exp/cedar:
Design CORDIC_Top, start of the top module:
module CORDIC_Top (
    input clk,
    input [31:0] target,
	 output [31:0] cos_x
);
	wire sign_intermediate[0:6];
	wire USE_SIN_intermediate[0:6];
	wire [32:0] angle_intermediate[0:6];
	wire [32:0] x_intermediate[0:6];
	wire [32:0] y_intermediate[0:6];
	wire [32:0] target_intermediate[0:6];
	wire [32:0] arctan[0:13];
	wire [7:0] ite[0:6];
	wire [32:0] x_init = 33'b01;
	wire [32:0] y_init = 33'b001;
	assign arctan[0]  = 33'b000011111010110110111011000000000;
	assign arctan[1]  = 33'b000001111111010101101110101010000;
	assign arctan[2]  = 33'b000000111111111010101011011110000;
	assign arctan[3]  = 33'b000000011111111111010101010111000;
	assign arctan[4]  = 33'b000000001111111111111010101010110;
	assign arctan[5]  = 33'b000000000111111111111111010101011;
	assign arctan[6]  = 33'b000000000011111111111111111010110;
	assign arctan[7]  = 33'b000000000001111111111111111111011;
	assign arctan[8]  = 33'b000000000000111111111111111111111;
	assign arctan[9]  = 33'b000000000000100000000000000000000;
	assign arctan[10] = 33'b000000000000010000000000000000000;
	assign arctan[11] = 33'b000000000000001000000000000000000;
	assign arctan[12] = 33'b000000000000000100000000000000000;
	assign arctan[13] = 33'b000000000000000010000000000000000;
	assign ite[0]  = 8'b00100011;
	assign ite[1]  = 8'b01000101;
	assign ite[2]  = 8'b01100111;
	assign ite[3]  = 8'b10001001;
	assign ite[4]  = 8'b10101011;
	assign ite[5]  = 8'b11001101;
  ...
==> flow/config.mk <==
export PLATFORM = sky130hd
export DESIGN_NAME = CORDIC_Top
export DESIGN_NICKNAME = CORDIC_Top
export VERILOG_FILES = /design/flow/design.v
export SDC_FILE = /design/flow/constraint.sdc
export NUM_CORES = 4
export LEC_CHECK = 0
export CAP_MARGIN = 20
export CORE_MARGIN = 2
export CORE_UTILIZATION = 72
export CTS_CLUSTER_DIAMETER = 362
export SETUP_SLACK_MARGIN = 2.64
export SLEW_MARGIN = 20
export TNS_END_PERCENT = 5
==> flow/constraint.sdc <==
create_clock -name core_clock -period 9.18 [get_ports {clk}]
set_input_delay 1.8360 -clock core_clock [delete_from_list [all_inputs] [get_ports {clk}]]
set_output_delay 1.8360 -clock core_clock [all_outputs]
set_load 0.01 [all_outputs]
run.sh (not shown) runs the stock make flow with config.mk's settings and CLKGATE_MAP_FILE=.
exp/cedar ran to completion and came out clean on the timing, DRC and antenna checks.
Inputs modified between exp/cedar and exp/violet:
- CTS_CLUSTER_SIZE newly set to 99
- SETUP_SLACK_MARGIN removed (was 2.64)
- TNS_END_PERCENT removed (was 5)
- PLACE_DENSITY newly set to 0.42
- the clock period (ns, I/O delays scaled along) changed from 9.18 to 6.77
### Flow results
- exp/violet did not finish; the tool stopped in clock tree synthesis (4_1_cts) with error DPL-0038.
- Core area came out exactly the same in exp/cedar and exp/violet.
- Post-detailed-placement cell area delta for exp/violet relative to exp/cedar: about 22% higher
- Per the comparison of exp/violet with exp/cedar, routability congestion estimate from global placement saw an increase, post-DP HPWL rose by 39%, number of synthesized register bits held steady.
- From exp/cedar to exp/violet, share of synthesized cell area in and, or, nand and nor gates did not move at all.
- When the final numbers for exp/cedar and exp/violet were put side by side, the total instance count after detailed placement turned out to be greater in exp/violet.
Edits applied to the flow inputs when going from exp/violet to exp/maple:
- clearing CTS_CLUSTER_SIZE, which used to be 99
- clearing PLACE_DENSITY, which used to be 0.42
- swapping 72 for 25 in CORE_UTILIZATION
- clearing CTS_CLUSTER_DIAMETER, which used to be 362
- swapping 6.77 for 15.5 in the clock period (ns, I/O delays scaled along)
==> comparison <==
exp/maple | status: complete | timing, DRC, antenna: pass
Summary of exp/maple over exp/violet: instance area after placement has decreased; area fraction in full adders, half adders and majority gates has remained practically unchanged; post-synthesis mux area share has remained practically unchanged; area of the core region has increased; number of standard-cell rows in the floorplan has increased.
Diff exp/violet..exp/maple | yosys cell count | unchanged
Compared to exp/violet, exp/maple was floorplanned on a bigger die.
Delta (exp/maple minus exp/violet): global placer's final weighted congestion lost about 14%; post-detailed-placement half-perimeter wirelength down 27%; cell count after placement rose by 242; worst-case setup slack after placement +6.81 ns.
Input-level comparison between exp/ember and exp/maple:
- CORE_UTILIZATION changed from 25 to 40
- the clock period (ns, I/O delays scaled along) changed from 15.5 to 9.79
==> results <==
Setup slack: exp/ember worse than exp/maple. Between exp/maple and exp/ember, routed length on met1 increased. exp/ember against exp/maple: sum of routed wire length over all layers saw an increase, fraction of met2 tracks used by global routing saw an increase. Global-route usage: exp/ember > exp/maple.
Inputs modified between exp/ember and exp/onyx:
- setting SETUP_SLACK_MARGIN to 2.56 for the first time
- changing CORE_UTILIZATION from 40 to 72
- setting PLACE_DENSITY_LB_ADDON to 0.0 for the first time
- changing the clock period (ns, I/O delays scaled along) from 9.79 to 8.94
==> comparison <==
Nothing crashed in exp/onyx and all stages finished; the problem is that the final layout failed, the offending checks being setup timing.
Count of plain and timing-repair buffers: higher on exp/onyx
exp/ember vs exp/onyx, last element of the critical path: cos_x[26] vs cos_x[31]
Global-route total usage across every layer, exp/onyx and exp/ember, higher one = exp/onyx.
Via count delta for exp/onyx relative to exp/ember: 8032 higher
Between exp/onyx and exp/ember, the fraction of area in multi-input gates does not differ in any meaningful way.
Delta(core utilization, exp/onyx - exp/ember) > 0
Diff exp/onyx and exp/ember: total routed wirelength higher in exp/onyx

========
== run 1 ==
The RTL this note starts from:
==> flow/design.v <==
module CORDIC_Stage (
	input clk,
	input rst,
	input sign_in,
	input USE_SIN_in,
	input [7:0] ite,
	input [32:0] arctan_in_1,
	input [32:0] arctan_in_2,
	input [32:0] target_in,
	input [32:0] curr_angle_in,
	input [32:0] x_in,
	input [32:0] y_in,
	output sign_out,
	output USE_SIN_out,
	output [32:0] curr_angle_out,
	output [32:0] x_out,
	output [32:0] y_out,
	output [32:0] target_out
	);
	reg sign;
	reg [32:0] x[0:1];
	reg [32:0] y[0:1];
	reg [32:0] y_tmp[0:3];
	reg [32:0] x_tmp[0:3];
	reg [3:0] count[0:1];
	reg [32:0] current_angle[0:1];
	reg [32:0] atan[0:1];
	reg [32:0] target_q;
	reg USE_SIN_q;
	reg sign_q;
	reg [32:0] x_q;
	reg [32:0] y_q;
	reg [32:0] current_angle_q;
	always @(posedge clk) begin
			sign = sign_in;
			target_q <= target_in;
			USE_SIN_q <= USE_SIN_in;
			count[0] = ite[7:4];
			y_tmp[0] = sign ? y_in : ~y_in+1;
			y_tmp[1] = {y_tmp[0][32], y_tmp[0][31:0]>>count[0]};
			x_tmp[0] = sign ? x_in : ~x_in+1;
			x_tmp[1] = {x_tmp[0][32], x_tmp[0][31:0]>>count[0]};
			x[0] = x_in + y_tmp[1];
			y[0] = x_tmp[1] + y_in;
			atan[0] = sign ? arctan_in_1 : ~arctan_in_1+1;
			current_angle[0] = curr_angle_in + atan[0];
			if (current_angle[0] > target_in) begin
				sign = 1'b0;
			end
			else begin
				sign = 1'b1;
			end
			count[1] = ite[3:0];
			y_tmp[2] = sign ? y[0] : ~y[0]+1;
			y_tmp[3] = {y_tmp[2][32], y_tmp[2][31:0]>>count[1]};
			x_tmp[2] = sign ? x[0] : ~x[0]+1;
			x_tmp[3] = {x_tmp[2][32], x_tmp[2][31:0]>>count[1]};
			x[1] = x[0] + y_tmp[3];
			y[1] = x_tmp[3] + y[0];
			atan[1] = sign ? arctan_in_2 : ~arctan_in_2+1;
			current_angle[1] = current_angle[0] + atan[1];
			if (current_angle[1] > target_in) begin
				sign = 1'b0;
			end
			else begin
				sign = 1'b1;
			end
			sign_q <= sign;
			x_q <= x[1];
			y_q <= y[1];
			current_angle_q <= current_angle[1];
	end
	assign sign_out = sign_q;
	assign curr_angle_out = current_angle_q;
	assign x_out = x_q;
	assign y_out = y_q;
	assign USE_SIN_out = USE_SIN_q;
	assign target_out = target_q;
endmodule
module CORDIC_Top (
    input clk,
    input [31:0] target,
	 output [31:0] cos_x
);
	wire sign_intermediate[0:6];
	wire USE_SIN_intermediate[0:6];
	wire [32:0] angle_intermediate[0:6];
	wire [32:0] x_intermediate[0:6];
	wire [32:0] y_intermediate[0:6];
	wire [32:0] target_intermediate[0:6];
	wire [32:0] arctan[0:13];
	wire [7:0] ite[0:6];
	wire [32:0] x_init = 33'b01;
	wire [32:0] y_init = 33'b001;
	assign arctan[0]  = 33'b000011111010110110111011000000000;
	assign arctan[1]  = 33'b000001111111010101101110101010000;
	assign arctan[2]  = 33'b000000111111111010101011011110000;
	assign arctan[3]  = 33'b000000011111111111010101010111000;
	assign arctan[4]  = 33'b000000001111111111111010101010110;
	assign arctan[5]  = 33'b000000000111111111111111010101011;
	assign arctan[6]  = 33'b000000000011111111111111111010110;
	assign arctan[7]  = 33'b000000000001111111111111111111011;
	assign arctan[8]  = 33'b000000000000111111111111111111111;
	assign arctan[9]  = 33'b000000000000100000000000000000000;
	assign arctan[10] = 33'b000000000000010000000000000000000;
	assign arctan[11] = 33'b000000000000001000000000000000000;
	assign arctan[12] = 33'b000000000000000100000000000000000;
	assign arctan[13] = 33'b000000000000000010000000000000000;
	assign ite[0]  = 8'b00100011;
	assign ite[1]  = 8'b01000101;
	assign ite[2]  = 8'b01100111;
	assign ite[3]  = 8'b10001001;
	assign ite[4]  = 8'b10101011;
	assign ite[5]  = 8'b11001101;
	assign ite[6]  = 8'b11101111;
	reg init_sign;
	reg USE_SIN;
	wire [32:0] init_angle = 33'b000111011010110001100111000000000;
	reg [32:0] ext_target;
	reg [32:0] fin_target;
	always @* begin
		ext_target = { 1'b0 , target};
		USE_SIN = 0;
		if (ext_target > init_angle) begin
			if (ext_target > 33'b00111) begin
				fin_target = 33'b011001001000011111101101010100010 + (~ext_target + 1);
				init_sign = 1;
				USE_SIN = 1;
			end else begin
				init_sign = 1;
				fin_target = ext_target;
			end
		end
		else begin
			init_sign = 0;
			fin_target = ext_target;
		end
	end
	CORDIC_Stage stage1(
		 .clk(clk),
		 .sign_in(init_sign),
		 .USE_SIN_in(USE_SIN),
		 .ite(ite[0]),
		 .target_in(fin_target),
		 .arctan_in_1(arctan[0]),
		 .arctan_in_2(arctan[1]),
		 .curr_angle_in(init_angle),
		 .x_in(x_init),
		 .y_in(y_init),
		 .sign_out(sign_intermediate[0]),
		 .curr_angle_out(angle_intermediate[0]),
		 .x_out(x_intermediate[0]),
		 .y_out(y_intermediate[0]),
		 .target_out(target_intermediate[0]),
		 .USE_SIN_out(USE_SIN_intermediate[0])
	);
	CORDIC_Stage stage2(
		 .clk(clk),
		 .sign_in(sign_intermediate[0]),
		 .USE_SIN_in(USE_SIN_intermediate[0]),
		 .ite(ite[1]),
		 .target_in(target_intermediate[0]),
		 .arctan_in_1(arctan[2]),
		 .arctan_in_2(arctan[3]),
		 .curr_angle_in(angle_intermediate[0]),
		 .x_in(x_intermediate[0]),
		 .y_in(y_intermediate[0]),
		 .sign_out(sign_intermediate[1]),
		 .curr_angle_out(angle_intermediate[1]),
		 .x_out(x_intermediate[1]),
		 .y_out(y_intermediate[1]),
		 .target_out(target_intermediate[1]),
		 .USE_SIN_out(USE_SIN_intermediate[1])
	);
	CORDIC_Stage stage3(
		 .clk(clk),
		 .sign_in(sign_intermediate[1]),
		 .USE_SIN_in(USE_SIN_intermediate[1]),
		 .ite(ite[2]),
		 .target_in(target_intermediate[1]),
		 .arctan_in_1(arctan[4]),
		 .arctan_in_2(arctan[5]),
		 .curr_angle_in(angle_intermediate[1]),
		 .x_in(x_intermediate[1]),
		 .y_in(y_intermediate[1]),
		 .sign_out(sign_intermediate[2]),
		 .curr_angle_out(angle_intermediate[2]),
		 .x_out(x_intermediate[2]),
		 .y_out(y_intermediate[2]),
		 .target_out(target_intermediate[2]),
		 .USE_SIN_out(USE_SIN_intermediate[2])
	);
	CORDIC_Stage stage4(
		 .clk(clk),
		 .sign_in(sign_intermediate[2]),
		 .USE_SIN_in(USE_SIN_intermediate[2]),
		 .ite(ite[3]),
		 .target_in(target_intermediate[2]),
		 .arctan_in_1(arctan[6]),
		 .arctan_in_2(arctan[7]),
		 .curr_angle_in(angle_intermediate[2]),
		 .x_in(x_intermediate[2]),
		 .y_in(y_intermediate[2]),
		 .sign_out(sign_intermediate[3]),
		 .curr_angle_out(angle_intermediate[3]),
		 .x_out(x_intermediate[3]),
		 .y_out(y_intermediate[3]),
		 .target_out(target_intermediate[3]),
		 .USE_SIN_out(USE_SIN_intermediate[3])
	);
	CORDIC_Stage stage5(
		 .clk(clk),
		 .sign_in(sign_intermediate[3]),
		 .USE_SIN_in(USE_SIN_intermediate[3]),
		 .ite(ite[4]),
		 .target_in(target_intermediate[3]),
		 .arctan_in_1(arctan[8]),
		 .arctan_in_2(arctan[9]),
		 .curr_angle_in(angle_intermediate[3]),
		 .x_in(x_intermediate[3]),
		 .y_in(y_intermediate[3]),
		 .sign_out(sign_intermediate[4]),
		 .curr_angle_out(angle_intermediate[4]),
		 .x_out(x_intermediate[4]),
		 .y_out(y_intermediate[4]),
		 .target_out(target_intermediate[4]),
		 .USE_SIN_out(USE_SIN_intermediate[4])
	);
	CORDIC_Stage stage6(
		 .clk(clk),
		 .sign_in(sign_intermediate[4]),
		 .USE_SIN_in(USE_SIN_intermediate[4]),
		 .ite(ite[5]),
		 .target_in(target_intermediate[4]),
		 .arctan_in_1(arctan[10]),
		 .arctan_in_2(arctan[11]),
		 .curr_angle_in(angle_intermediate[4]),
		 .x_in(x_intermediate[4]),
		 .y_in(y_intermediate[4]),
		 .sign_out(sign_intermediate[5]),
		 .curr_angle_out(angle_intermediate[5]),
		 .x_out(x_intermediate[5]),
		 .y_out(y_intermediate[5]),
		 .target_out(target_intermediate[5]),
		 .USE_SIN_out(USE_SIN_intermediate[5])
	);
	CORDIC_Stage stage7(
		 .clk(clk),
		 .sign_in(sign_intermediate[5]),
		 .USE_SIN_in(USE_SIN_intermediate[5]),
		 .ite(ite[6]),
		 .target_in(target_intermediate[5]),
		 .arctan_in_1(arctan[12]),
		 .arctan_in_2(arctan[13]),
		 .curr_angle_in(angle_intermediate[5]),
		 .x_in(x_intermediate[5]),
		 .y_in(y_intermediate[5]),
		 .sign_out(sign_intermediate[6]),
		 .curr_angle_out(angle_intermediate[6]),
		 .x_out(x_intermediate[6]),
		 .y_out(y_intermediate[6]),
		 .target_out(target_intermediate[6]),
		 .USE_SIN_out(USE_SIN_intermediate[6])
	);
	wire [31:0] K = 32'b01101101111011001010110110001011;
	wire [31:0] done;
	assign done = USE_SIN_intermediate[6] ? y_intermediate[6][31:0] : x_intermediate[6][31:0];
	assign cos_x = done*K;
endmodule
clock: 10.1 ns
lec_check: 0
cap_margin: 0
cell_pad_in_sites_global_placement: 0
core_margin: 2
core_utilization: 72
cts_cluster_diameter: 340
cts_cluster_size: 28
gpl_routability_driven: 1
max_routing_layer: met4
place_density_lb_addon: 0.0
setup_slack_margin: 2.39
slew_margin: 20
tns_end_percent: 5
Run 1 completed end to end with timing, DRC and antenna clean.
Changes in run 2 relative to run 1:
--- a/flow/config.mk
+++ b/flow/config.mk
@@ -6,14 +6,13 @@
 export NUM_CORES = 4
 export LEC_CHECK = 0
-export CAP_MARGIN = 0
+export CAP_MARGIN = 20
 export CELL_PAD_IN_SITES_GLOBAL_PLACEMENT = 0
 export CORE_MARGIN = 2
-export CORE_UTILIZATION = 72
-export CTS_CLUSTER_DIAMETER = 340
-export CTS_CLUSTER_SIZE = 28
+export CORE_UTILIZATION = 71
+export CTS_CLUSTER_SIZE = 40
 export GPL_ROUTABILITY_DRIVEN = 1
 export MAX_ROUTING_LAYER = met4
 export PLACE_DENSITY_LB_ADDON = 0.0
-export SETUP_SLACK_MARGIN = 2.39
+export SETUP_SLACK_MARGIN = 2.22
 export SLEW_MARGIN = 20
 export TNS_END_PERCENT = 5
==> flow/constraint.sdc <==
create_clock -name core_clock -period 7.7 [get_ports {clk}]
set_input_delay 1.5400 -clock core_clock [delete_from_list [all_inputs] [get_ports {clk}]]
set_output_delay 1.5400 -clock core_clock [all_outputs]
set_load 0.01 [all_outputs]
### Flow results
Run 2 got as far as 5_1_grt, where a tool error ended the run.
Mean instance size in the synthesized netlist delta (run 2 -> run 1): insignificant
Summary — effective utilization at floorplan, run 2 relative to run 1: lower, by 1.1 points.
Compared with run 1, in run 2 placed instance count saw an increase; worst setup timing slack at the placement stage went down.
Reported for run 1 and run 2, simple-gate share of the synthesized area turned out identical to the last digit.
Compared with run 1, in run 2 count of boundary I/O pins barely changed, floorplan core area climbed about 1.6%, die size climbed about 1.4%, CTS buffer count climbed about 150%.
Post-synth tally of flip-flops with integrated enable across run 1 and run 2: no real change.
Re placed instance area: run 1 was lower than run 2.
Input changes introduced in run 3 (baseline for comparison: run 2):
==> flow/config.mk <==
export PLATFORM = sky130hd
export DESIGN_NAME = CORDIC_Top
export DESIGN_NICKNAME = CORDIC_Top
export VERILOG_FILES = /design/flow/design.v
export SDC_FILE = /design/flow/constraint.sdc
export NUM_CORES = 4
export LEC_CHECK = 0
export CAP_MARGIN = 20
export CORE_MARGIN = 2
export CORE_UTILIZATION = 40
export SLEW_MARGIN = 20
==> flow/constraint.sdc <==
create_clock -name core_clock -period 5.56 [get_ports {clk}]
set_input_delay 1.1120 -clock core_clock [delete_from_list [all_inputs] [get_ports {clk}]]
set_output_delay 1.1120 -clock core_clock [all_outputs]
set_load 0.01 [all_outputs]
What the final checks of run 3 revealed, after a flow that finished every stage, was a layout that fails on negative setup slack.
Looking at run 2 and run 3, the number of port buffers is a wash.
Diff run 2..run 3 | number of buffers inserted for hold repair after clock tree synthesis | unchanged
Of the two candidates, run 2 has the better area of the die and run 3 the worse one.
Between run 2 and run 3, placeable core area is higher for run 3, run 2 comes in under that.
Across both runs, global placer's final weighted congestion was lower for run 3 than for run 2.
Total half-perimeter wirelength after legalization and detailed placement (higher): run 3
The run showing the greater total setup buffers inserted after CTS is run 3.
For run 4, these inputs were changed with respect to run 3:
--- a/flow/config.mk
+++ b/flow/config.mk
@@ -8,4 +8,5 @@
 export CAP_MARGIN = 20
 export CORE_MARGIN = 2
-export CORE_UTILIZATION = 40
+export CORE_UTILIZATION = 72
+export PLACE_DENSITY = 0.67
 export SLEW_MARGIN = 20
==> flow/constraint.sdc <==
create_clock -name core_clock -period 9.45 [get_ports {clk}]
set_input_delay 1.8900 -clock core_clock [delete_from_list [all_inputs] [get_ports {clk}]]
set_output_delay 1.8900 -clock core_clock [all_outputs]
set_load 0.01 [all_outputs]
==> results <==
Run 4 completed; timing, DRC and antenna clean
Run 4 ended up with a lower number of buffers inserted to repair setup after CTS than run 3 did.
Run 3 has a lower sequential cell area share than run 4.
Run 4 against run 3: sum of negative setup slack shows an increase of 359660 ps; non-clock buffer count shows a reduction of 93%; average wire per standard cell shows an increase of about 19%.
--- input diff run 4..run 5 ---
--- a/flow/config.mk
+++ b/flow/config.mk
@@ -9,4 +9,5 @@
 export CORE_MARGIN = 2
 export CORE_UTILIZATION = 72
-export PLACE_DENSITY = 0.67
+export PLACE_DENSITY = 0.35
+export SETUP_SLACK_MARGIN = 2.44
 export SLEW_MARGIN = 20
==> comparison <==
Run 5 never completed; the flow aborted with a tool error in 5_1_grt.
Post-detailed-placement cell area in run 5 vs run 4: up about 1.2%
Diff run 5..run 4 | number of flops mapped to enable cells by yosys | unchanged
Comparing run 5 and run 4, the higher number of buffers added for setup after CTS is on run 5.
Initial core utilization: run 4 vs run 5 identical
Number of CTS-inserted buffers: run 5 vs run 4 up about 1.5%
Re top-level I/O count: no difference whatsoever between run 4 and run 5.
Between run 5 and run 4, it is run 5 whose weighted congestion at the end of routability-driven global placement is lower, by 0.013.
Reported for run 5 and run 4, fraction of synthesized cell area in xor and xnor cells turned out identical to the last digit.
